## lane 1
==> flow/design.v (excerpt) <==
module top#(parameter m = 7)(
    input clk,
    input signed [m-1:0]noise_in,
    output reg signed [2*m-1:0]filter_out
);
Size: about 910 cells after synthesis, ~84 flip-flops, ~22 I/O pins, ~9400 um2 of cells after synthesis.
clock: 5.86 ns
lec_check: 0
abc_area: 1
cap_margin: 5
core_aspect_ratio: 0.9
core_margin: 2
core_utilization: 72
cts_cluster_diameter: 223
cts_cluster_size: 100
setup_slack_margin: 0.67
slew_margin: 20
tns_end_percent: 80
run.sh (not shown) runs the stock make flow with config.mk's settings and CLKGATE_MAP_FILE=.
The layout from lane 1, despite a flow that completed every stage, fails the layout checks, with the failing checks listed as setup timing.
The following lists how lane 2 was set up differently from lane 1:
Settings: CTS_CLUSTER_DIAMETER: 223 -> unset; CAP_MARGIN: 5 -> 20; CORE_ASPECT_RATIO: 0.9 -> unset; HOLD_SLACK_MARGIN: unset -> 0.3; TNS_END_PERCENT: 80 -> unset; CTS_CLUSTER_SIZE: 100 -> 88; SETUP_SLACK_MARGIN: 0.67 -> 0.04; PLACE_DENSITY: unset -> 0.78; the clock period (ns, I/O delays scaled along): 5.86 -> 3.35.
[summary]
Number of filler cells placed in the layout in lane 2 vs lane 1: down 66
Every stage of lane 2 finished as expected; the final checks, on the other hand, flagged setup timing, which means the layout fails.
Taking lane 1 as the reference, in lane 2 last weighted congestion value of the routability-driven placer saw a decrease, design area saw an increase.
Sort lane 2 and lane 1 by delay contributed by the slowest stage of the critical path desc -> top: lane 2
Measured against each other, lane 2 and lane 1 differ in post-CTS resize count, the lower figure coming from lane 1.
Lower post-route worst hold slack goes to lane 2 over lane 1.

top again, from the RTL that the note above started with.
export LEC_CHECK = 0
export ABC_AREA = 1
export CAP_MARGIN = 20
export CORE_MARGIN = 2
export CORE_UTILIZATION = 72
export CTS_CLUSTER_DIAMETER = 352
export CTS_CLUSTER_SIZE = 16
export HOLD_SLACK_MARGIN = 0.3
export PLACE_DENSITY = 0.78
export SETUP_SLACK_MARGIN = 0.04
export SLEW_MARGIN = 20
create_clock -name core_clock -period 3.29 [get_ports {clk}]
The baseline produced a layout that fails on negative setup slack.
==> next run, changes <==
Settings changed: ABC_AREA 1 to default, CTS_CLUSTER_DIAMETER 352 to default, CTS_CLUSTER_SIZE 16 to 19, HOLD_SLACK_MARGIN 0.3 to default, PLACE_DENSITY 0.78 to default, SETUP_SLACK_MARGIN 0.04 to default.
Clock period 3.29 ns to 5.9 ns, I/O delays scaled along.
The changed run ran to the end with violations: negative setup slack.
Area after synthesis falls by 1.9%.
Worst setup slack improves by 2100 ps.
Global-route usage went down by 2.8 points.
Final cell count went down by 8.2%.
Wire length falls by 12%.
==> next run, changes <==
Settings changed: CORE_UTILIZATION 72 to 69, CTS_CLUSTER_SIZE 19 to default.
Clock period 5.9 ns to 8.6 ns, I/O delays scaled along.
The changed run ran to the end with no violations.
Hold slack improves by 3.7 ps.
Clock-buffer cell count drops by 2.
Setup slack improves by 1400 ps.
Die size climbs by 4.2%.
Wire length drops by 16%.
Non-clock buffer count drops by 83.
Final cell count drops by 7.1%.
Final area drops by 8.4%.
==> next run, changes <==
Settings changed: ABC_AREA from default to 1, CAP_MARGIN 20 to 5, CORE_UTILIZATION 69 to 72, CTS_CLUSTER_DIAMETER from default to 280, CTS_CLUSTER_SIZE from default to 22, SETUP_SLACK_MARGIN from default to -0.3.
Clock period 8.6 ns to 4.87 ns, I/O delays scaled along.
=> The changed run finished with negative setup slack left; worst setup slack got worse by 2200 ps; wire length came out higher by 27%; non-clock buffer count came out higher by 98; sequential share of layout area falls by 1.8 points.

Starting RTL as in the previous note.
Settings: LEC_CHECK=0, CAP_MARGIN=20, CORE_MARGIN=2, CORE_UTILIZATION=40, CTS_CLUSTER_DIAMETER=288, GPL_TIMING_DRIVEN=0, SETUP_SLACK_MARGIN=2.35, SLEW_MARGIN=0; clock period 10.0 ns.
Rerun with:
CORE_ASPECT_RATIO = 0.5   (was default)
CORE_UTILIZATION = 72   (was 40)
CTS_CLUSTER_DIAMETER = 54   (was 288)
CTS_CLUSTER_SIZE = 20   (was default)
GPL_TIMING_DRIVEN = default   (was 0)
PLACE_DENSITY = 0.66   (was default)
SETUP_SLACK_MARGIN = default   (was 2.35)
SLEW_MARGIN = 35   (was 0)
TNS_END_PERCENT = 15   (was default)
What happened: The new run ran to the end with no violations; count of clock-buffer cells in the layout decreases by 1; sequential share of layout area increases by 0.86 points; setup slack gets worse by 1100 ps; die size decreases by about 43%; non-clock buffer count decreases by 14; global-route usage increases by 13 points; synthesized cell count stays the same; wire length increases by about 3%.
Rerun with:
CAP_MARGIN = 5   (was 20)
CORE_ASPECT_RATIO = default   (was 0.5)
CTS_CLUSTER_DIAMETER = default   (was 54)
CTS_CLUSTER_SIZE = default   (was 20)
PLACE_DENSITY = default   (was 0.66)
SLEW_MARGIN = 20   (was 35)
TNS_END_PERCENT = default   (was 15)
clock period = 6.35 ns   (was 10.0 ns; I/O delays follow)
Now the flow finished but fails on setup timing.
Synthesized area is unchanged.
Non-clock buffer count went up by 43.
Register-to-register slack gets worse by 3300 ps.
Critical path depth increases by 1.
Utilization increases by 5.4 points.
Rerun with:
CAP_MARGIN = 20   (was 5)
CORE_UTILIZATION = 40   (was 72)
clock period = 8.6 ns   (was 6.35 ns; I/O delays follow)
With this change the flow finished with timing, DRC and antenna clean.
Utilization goes down by 40 points.
Via count goes down by 8.6%.
Rerun with:
ABC_AREA = 1   (was default)
CORE_UTILIZATION = 72   (was 40)
CTS_CLUSTER_DIAMETER = 98   (was default)
CTS_CLUSTER_SIZE = 23   (was default)
SETUP_SLACK_MARGIN = -0.24   (was default)
clock period = 4.78 ns   (was 8.6 ns; I/O delays follow)
Result: With this change the flow reached the layout checks and failed them: setup timing; design area rose by 11%; worst setup slack degrades by 2300 ps; utilization goes up by 44 points; wire length climbs by 37%; hold slack improved by 4.7 ps.
